Setup of run A:
// ddr2_test
module ddr2_test
	(
	input  wire          clk,
	input  wire          reset,
	input  wire          writes_en,
	input  wire          reads_en,
	input  wire          calib_done, 
	output reg           ib_re,
	input  wire [31:0]   ib_data,
	input  wire [7:0]    ib_count,  
	input  wire          ib_valid,
	input  wire          ib_empty,
	output reg           ob_we,
	output reg  [31:0]   ob_data,
	input  wire [9:0]    ob_count,
	output reg           p0_rd_en_o, 
	input  wire          p0_rd_empty,
	input  wire [31:0]   p0_rd_data,
	input  wire          p0_cmd_full,
	output reg           p0_cmd_en,
	output reg  [2:0]    p0_cmd_instr,
	output reg  [29:0]   p0_cmd_byte_addr,
	output wire [5:0]    p0_cmd_bl_o, 
	input  wire          p0_wr_full,
	output reg           p0_wr_en,
	output reg  [31:0]   p0_wr_data,
	output wire [3:0]    p0_wr_mask,
	output reg [26:0]		MEMORY_COUNT  
	);
localparam FIFO_SIZE      = 1024;
localparam BURST_LEN      = 10;   
wire        rd_fifo_afull;
reg  [29:0] cmd_byte_addr_wr, cmd_byte_addr_rd;
reg  [5:0]  burst_cnt;
reg         write_mode;
reg         read_mode;
reg         reset_d;
assign p0_cmd_bl_o = BURST_LEN - 1;
assign p0_wr_mask = 4'b0000;
always @(posedge clk) write_mode <= writes_en;
always @(posedge clk) read_mode <= reads_en;
always @(posedge clk) reset_d <= reset;
integer state;
localparam s_idle  = 0,
           s_write1 = 10,
           s_write2 = 11,
           s_write3 = 12,
           s_read1 = 20,
           s_read2 = 21,
           s_read3 = 22,
           s_read4 = 23,
			  s_writecmd0 = 30,
			  s_writecmd1 = 31,
			  s_readcmd0 = 40,
			  s_readcmd1 = 41;
always @(posedge clk) begin
	if (reset_d) begin
		state           	<= s_idle;
		burst_cnt       	<= BURST_LEN;
		cmd_byte_addr_wr  <= 0;
		cmd_byte_addr_rd  <= 0;
		p0_cmd_instr 		<= 3'b0;
		p0_cmd_byte_addr 	<= 30'b0;
		MEMORY_COUNT		<= 0;
		p0_cmd_instr 	<= 3'd0;
		p0_cmd_en 		<= 1'b0;
		p0_wr_en 		<= 1'b0;
		p0_rd_en_o 		<= 1'b0;
		ib_re 			<= 1'b0;
		ob_we 			<= 1'b0;
	end else begin
		case (state)
			s_idle: begin
				p0_cmd_en 	<= 1'b0;  
				p0_wr_en 	<= 1'b0;	
				p0_rd_en_o 	<= 1'b0;
				ib_re 		<= 1'b0;
				ob_we 		<= 1'b0;
				burst_cnt <= BURST_LEN;
  ...
Size: about 830 cells after synthesis, ~0.0083 sq mm of cells after synthesis.
clock: 2.31 ns
lec_check: 0
cap_margin: 20
core_margin: 2
core_utilization: 71
cts_cluster_size: 37
place_density_lb_addon: 0.01
setup_slack_margin: 0.58
slew_margin: 20
run.sh (not shown) runs the stock make flow with config.mk's settings and CLKGATE_MAP_FILE=.
Run A: aborted in clock tree synthesis (4_1_cts) (tool error)
Input changes introduced in run B (baseline for comparison: run A):
Settings: swapping 71 for 56 in CORE_UTILIZATION; swapping 0.58 for 0.35 in SETUP_SLACK_MARGIN; clearing CTS_CLUSTER_SIZE, which used to be 37; clearing PLACE_DENSITY_LB_ADDON, which used to be 0.01; swapping 2.31 for 1.35 in the clock period (ns, I/O delays scaled along).
Results
- As the logs show, run B stopped at clock tree synthesis (4_1_cts) after a tool error, so it never reached the end of the flow.
- Compared with run A, in run B fraction of synthesized area in multiplexers about even; synthesized cell count about even; post-DP HPWL went up by 86 um.
- Number of placed instances, taps included in run B is 196 above run A.
- From run B to run A, count of boundary I/O pins did not move at all.
- Going from run A to run B, initial standard-cell utilization of the core went down, pre-CTS setup slack saw a decrease.
- Comparing run A and run B, the higher area of the chip is on run B.
Modified inputs, run C compared to run B
Settings: putting PLACE_DENSITY at 0.6 where nothing was set; clearing SETUP_SLACK_MARGIN, which used to be 0.35; swapping 56 for 58 in CORE_UTILIZATION; swapping 1.35 for 2.05 in the clock period (ns, I/O delays scaled along).
[summary]
- Compared with run B, run C shows a floorplan core area that is 3.8% lower.
- Die area | run C < run B
- As far as synthesized netlist cell count goes, run B and run C are indistinguishable; the numbers are identical.
- Run C ended with every stage complete and zero timing, DRC or antenna violations.
- Between run B and run C, the flow reports routability-driven placement congestion ratio increasing slightly.
- Average cell area after synthesis: run B vs run C identical
- Number of standard-cell rows in the floorplan, run C vs run B: down by a few percent
- Run C ended up with a lower detailed-placement wirelength estimate than run B did.
- Number of placed cells counting well taps, run C vs run B: down by a little under 10%
- Relative to run B, die extent in y has decreased by 1.7% in run C.
The following lists how run D was set up differently from run C:
Settings: SETUP_SLACK_MARGIN newly set to -0.05; PLACE_DENSITY removed (was 0.6); the clock period (ns, I/O delays scaled along) changed from 2.05 to 1.99.
Results
In run D, the final RePlAce weighted congestion came out about 0.65% below the value in run C.
[run D] leakage power rose about 2.5% relative to run C
Run D finished all stages; however, its layout fails the closing checks, the failures being negative setup slack.
Diff run C..run D | proportion of synthesized chip area in sequential cells | unchanged
On worst path setup slack after routing: between run D and run C, it ends up higher for run C.
Placed cell area is lower on run C
Global-route usage: run D vs run C up 0.65 points

========
ddr2_test again, from the RTL that the note above started with.
## ddr2_test
module ddr2_test
	(
	input  wire          clk,
	input  wire          reset,
	input  wire          writes_en,
	input  wire          reads_en,
	input  wire          calib_done, 
	output reg           ib_re,
	input  wire [31:0]   ib_data,
	input  wire [7:0]    ib_count,  
	input  wire          ib_valid,
	input  wire          ib_empty,
	output reg           ob_we,
	output reg  [31:0]   ob_data,
	input  wire [9:0]    ob_count,
	output reg           p0_rd_en_o, 
	input  wire          p0_rd_empty,
	input  wire [31:0]   p0_rd_data,
	input  wire          p0_cmd_full,
	output reg           p0_cmd_en,
	output reg  [2:0]    p0_cmd_instr,
	output reg  [29:0]   p0_cmd_byte_addr,
	output wire [5:0]    p0_cmd_bl_o, 
	input  wire          p0_wr_full,
	output reg           p0_wr_en,
	output reg  [31:0]   p0_wr_data,
	output wire [3:0]    p0_wr_mask,
	output reg [26:0]		MEMORY_COUNT  
	);
clock: 1.9 ns
lec_check: 0
cap_margin: 20
core_margin: 2
core_utilization: 61
cts_cluster_diameter: 363
cts_cluster_size: 35
gpl_timing_driven: 1
setup_slack_margin: 0.05
slew_margin: 20
tns_end_percent: 70
The baseline finished but fails on setup timing.
Change:
CORE_UTILIZATION = 40   (was 61)
CTS_CLUSTER_DIAMETER = not set   (was 363)
CTS_CLUSTER_SIZE = not set   (was 35)
GPL_TIMING_DRIVEN = not set   (was 1)
SETUP_SLACK_MARGIN = 0.36   (was 0.05)
TNS_END_PERCENT = not set   (was 70)
clock period = 1.35 ns   (was 1.9 ns; I/O delays follow)
Outcome: The changed run finished but failed the layout checks on setup timing. Setup slack got worse by 550 ps. Non-clock buffer count is higher by 199. Critical path depth decreases by 1. Global-route usage came out lower by 8.3 points. Flip-flop count stays the same. Routed wire length climbs by 14%. Synthesized area does not change. Cell area goes up by 28%. Sequential share of layout area fell by 7.4 points. Worst hold slack loses 110 ps. Register-to-register slack degrades by 550 ps.
Change:
CORE_UTILIZATION = 51   (was 40)
PLACE_DENSITY = 0.6   (was not set)
SETUP_SLACK_MARGIN = not set   (was 0.36)
clock period = 2.43 ns   (was 1.35 ns; I/O delays follow)
=> This time the run ran to the end with no violations; register-to-register slack gets better by 880 ps; total power went down by 44%; sequential share of layout area went up by 10 points; count of clock-buffer cells in the layout went up by 3; cell area went down by 27%; worst hold slack gets better by 220 ps; worst setup slack gets better by 880 ps; wire length went down by 29%; synthesized area stays the same; critical path depth went down by 1; global-route usage went down by 0.51 points.

========
The RTL this note starts from:
==> flow/design.v <==
`timescale 1ns/1ps
module ddr2_test
	(
	input  wire          clk,
	input  wire          reset,
	input  wire          writes_en,
	input  wire          reads_en,
	input  wire          calib_done, 
	output reg           ib_re,
	input  wire [31:0]   ib_data,
	input  wire [7:0]    ib_count,  
	input  wire          ib_valid,
	input  wire          ib_empty,
	output reg           ob_we,
	output reg  [31:0]   ob_data,
	input  wire [9:0]    ob_count,
	output reg           p0_rd_en_o, 
	input  wire          p0_rd_empty,
	input  wire [31:0]   p0_rd_data,
	input  wire          p0_cmd_full,
	output reg           p0_cmd_en,
	output reg  [2:0]    p0_cmd_instr,
	output reg  [29:0]   p0_cmd_byte_addr,
	output wire [5:0]    p0_cmd_bl_o, 
	input  wire          p0_wr_full,
	output reg           p0_wr_en,
	output reg  [31:0]   p0_wr_data,
	output wire [3:0]    p0_wr_mask,
	output reg [26:0]		MEMORY_COUNT  
	);
localparam FIFO_SIZE      = 1024;
localparam BURST_LEN      = 10;   
wire        rd_fifo_afull;
reg  [29:0] cmd_byte_addr_wr, cmd_byte_addr_rd;
reg  [5:0]  burst_cnt;
reg         write_mode;
reg         read_mode;
reg         reset_d;
assign p0_cmd_bl_o = BURST_LEN - 1;
assign p0_wr_mask = 4'b0000;
always @(posedge clk) write_mode <= writes_en;
always @(posedge clk) read_mode <= reads_en;
always @(posedge clk) reset_d <= reset;
integer state;
localparam s_idle  = 0,
           s_write1 = 10,
           s_write2 = 11,
           s_write3 = 12,
           s_read1 = 20,
           s_read2 = 21,
           s_read3 = 22,
           s_read4 = 23,
			  s_writecmd0 = 30,
			  s_writecmd1 = 31,
			  s_readcmd0 = 40,
			  s_readcmd1 = 41;
always @(posedge clk) begin
	if (reset_d) begin
		state           	<= s_idle;
		burst_cnt       	<= BURST_LEN;
		cmd_byte_addr_wr  <= 0;
		cmd_byte_addr_rd  <= 0;
		p0_cmd_instr 		<= 3'b0;
		p0_cmd_byte_addr 	<= 30'b0;
		MEMORY_COUNT		<= 0;
		p0_cmd_instr 	<= 3'd0;
		p0_cmd_en 		<= 1'b0;
		p0_wr_en 		<= 1'b0;
		p0_rd_en_o 		<= 1'b0;
		ib_re 			<= 1'b0;
		ob_we 			<= 1'b0;
	end else begin
		case (state)
			s_idle: begin
				p0_cmd_en 	<= 1'b0;  
				p0_wr_en 	<= 1'b0;	
				p0_rd_en_o 	<= 1'b0;
				ib_re 		<= 1'b0;
				ob_we 		<= 1'b0;
				burst_cnt <= BURST_LEN;
				if ((p0_cmd_full == 1'b0) && (p0_cmd_en == 1'b0) && calib_done==1 && write_mode==1 && (ib_count >= BURST_LEN) && (MEMORY_COUNT<(27'd0-4*BURST_LEN))) begin
					state <= s_write1;
				end else if ((p0_cmd_full == 1'b0) && (p0_cmd_en == 1'b0) && calib_done==1 && read_mode==1 && (ob_count<(FIFO_SIZE-1-4*BURST_LEN) ) && (MEMORY_COUNT>4*BURST_LEN)) begin
					state <= s_readcmd0;
				end
			end
			s_write1: begin
				p0_wr_en <= 1'b0;					  
				ib_re <= 1'b1;
				state <= s_write2;
			end
			s_write2: begin
				ib_re <= 1'b0;
				if(ib_valid==1) begin
					p0_wr_data <= ib_data;
					burst_cnt <= burst_cnt - 1;
					state <= s_write3;
				end
			end
			s_write3: begin
				if (p0_wr_full == 1'b0) begin
					p0_wr_en   <= 1'b1;
					if (burst_cnt == 6'd0) begin
						state <= s_writecmd0;
						MEMORY_COUNT	  <= MEMORY_COUNT+4*BURST_LEN;
					end else begin
						state 			  <= s_write1;
					end
				end
			end
			s_writecmd0: begin
				p0_wr_en    	  <= 1'b0;
				p0_cmd_byte_addr <= cmd_byte_addr_wr;
				cmd_byte_addr_wr <= cmd_byte_addr_wr + 4*BURST_LEN;  
				p0_cmd_instr     <= 3'b000;
				state 			  <= s_writecmd1;
			end
			s_writecmd1: begin
				p0_cmd_en <= 1'b1;				 
				state <= s_idle;					 
			end
			s_readcmd0: begin
				p0_cmd_instr <= 3'b001;						 	 
				p0_cmd_byte_addr <= cmd_byte_addr_rd; 	 
				state <= s_readcmd1;	
			end
			s_readcmd1: begin
				p0_cmd_en <= 1'b1;					 
				state <= s_read1;	
			end
			s_read1: begin
				p0_cmd_en <= 1'b0;				  
				if (p0_rd_empty==0) begin 		  
					p0_rd_en_o  <= 1'b1;			  
					state <= s_read2;
				end
			end
			s_read2: begin
				ob_data <= p0_rd_data;		 
				p0_rd_en_o  <= 1'b0;					 	 
				state <= s_read3;
			end
			s_read3: begin
				ob_we 		  <= 1'b1;		 
				burst_cnt <= burst_cnt - 1;		 
				state <= s_read4;
			end
			s_read4: begin
				ob_we <= 1'b0;								 
				if ((burst_cnt == 6'd0)) begin 	 
					MEMORY_COUNT <= MEMORY_COUNT - 4*BURST_LEN; 			 
					cmd_byte_addr_rd	<= cmd_byte_addr_rd + 4*BURST_LEN;  
					state <= s_idle;
				end else begin
					state <= s_read1;
				end
			end
		endcase
	end
end
endmodule
clock: 3.0 ns
lec_check: 0
cap_margin: 20
core_aspect_ratio: 1.33
core_margin: 2
core_utilization: 40
cts_cluster_diameter: 213
cts_cluster_size: 94
gpl_timing_driven: 0
place_density: 0.35
slew_margin: 20
tns_end_percent: 15
The starting point finished clean.
==> next run, changes <==
--- a/flow/config.mk
+++ b/flow/config.mk
@@ -13,5 +13,4 @@
 export CTS_CLUSTER_SIZE = 94
-export GPL_TIMING_DRIVEN = 0
-export PLACE_DENSITY = 0.35
+export PLACE_DENSITY = 0.6
 export SLEW_MARGIN = 20
-export TNS_END_PERCENT = 15
+export TNS_END_PERCENT = 90
Result: The new run finished with timing, DRC and antenna clean; non-clock buffer count shrinks by 56; via count shrinks by a few percent; cell area shrinks by a few percent; cell count shrinks by a few percent; routed wire length shrinks by roughly a tenth; clock power shrinks by a few percent; combinational power shrinks by about a fifth; area after synthesis stays the same; maximum frequency grows by roughly a tenth; total power shrinks by a few percent.
==> next run, changes <==
==> flow/config.mk (replaced) <==
export PLATFORM = sky130hd
export DESIGN_NAME = ddr2_test
export DESIGN_NICKNAME = ddr2_test
export VERILOG_FILES = /design/flow/design.v
export SDC_FILE = /design/flow/constraint.sdc
export NUM_CORES = 4
export LEC_CHECK = 0
export CAP_MARGIN = 20
export CELL_PAD_IN_SITES_GLOBAL_PLACEMENT = 0
export CORE_ASPECT_RATIO = 0.5
export CORE_MARGIN = 9
export CORE_UTILIZATION = 40
export CTS_CLUSTER_DIAMETER = 340
export CTS_CLUSTER_SIZE = 71
export GPL_TIMING_DRIVEN = 0
export PLACE_DENSITY = 0.35
export SETUP_SLACK_MARGIN = -0.22
export SLEW_MARGIN = 20
export TNS_END_PERCENT = 5
After rerunning: The changed run completed without violations. Design area climbs by 2.6%. Wire length is higher by 24%. Clock-buffer cell count increases by 6. Non-clock buffer count climbs by 56. Setup slack gets worse by 0.24 ns. Final cell count came out higher by 5.8%.
==> next run, changes <==
==> flow/config.mk (replaced) <==
export PLATFORM = sky130hd
export DESIGN_NAME = ddr2_test
export DESIGN_NICKNAME = ddr2_test
export VERILOG_FILES = /design/flow/design.v
export SDC_FILE = /design/flow/constraint.sdc
export NUM_CORES = 4
export LEC_CHECK = 0
export CAP_MARGIN = 20
export CORE_MARGIN = 2
export CORE_UTILIZATION = 40
export CTS_CLUSTER_DIAMETER = 156
export GPL_ROUTABILITY_DRIVEN = 0
export PLACE_DENSITY_LB_ADDON = 0.14
export SETUP_SLACK_MARGIN = -0.3
export SLEW_MARGIN = 20
The new run finished clean.
Worst hold slack improves by 0.0030 ns.
Final cell count is lower by 3.8%.
Design area is lower by 2.2%.
Global-route usage is lower by 0.87 points.
==> next run, changes <==
==> flow/config.mk (replaced) <==
export PLATFORM = sky130hd
export DESIGN_NAME = ddr2_test
export DESIGN_NICKNAME = ddr2_test
export VERILOG_FILES = /design/flow/design.v
export SDC_FILE = /design/flow/constraint.sdc
export NUM_CORES = 4
export LEC_CHECK = 0
export CAP_MARGIN = 20
export CELL_PAD_IN_SITES_GLOBAL_PLACEMENT = 0
export CORE_ASPECT_RATIO = 0.5
export CORE_MARGIN = 3
export CORE_UTILIZATION = 40
export CTS_CLUSTER_DIAMETER = 340
export CTS_CLUSTER_SIZE = 71
export GPL_TIMING_DRIVEN = 0
export PLACE_DENSITY = 0.35
export SETUP_SLACK_MARGIN = 0.7
export SLEW_MARGIN = 20
export TNS_END_PERCENT = 5
Die size came out higher by a few percent.
Non-clock buffer count came out higher by 55.
Maximum frequency came out lower slightly.
Cell area came out higher by a few percent.
Combinational power came out higher by about a fifth.
Global-route usage came out higher by 3.2 points.
==> next run, changes <==
--- a/flow/config.mk
+++ b/flow/config.mk
@@ -8,3 +8,3 @@
 export CAP_MARGIN = 20
-export CELL_PAD_IN_SITES_GLOBAL_PLACEMENT = 0
+export CELL_PAD_IN_SITES_GLOBAL_PLACEMENT = 3
 export CORE_ASPECT_RATIO = 0.5
@@ -16,3 +16,3 @@
 export PLACE_DENSITY = 0.35
-export SETUP_SLACK_MARGIN = 0.7
+export SETUP_SLACK_MARGIN = -0.22
 export SLEW_MARGIN = 20
Effect: The changed run stopped in global placement. Synthesized area stays the same. Die area does not change. Synthesized cell count is unchanged.
No activity file was given, so power comes from the tool's default toggle rates.
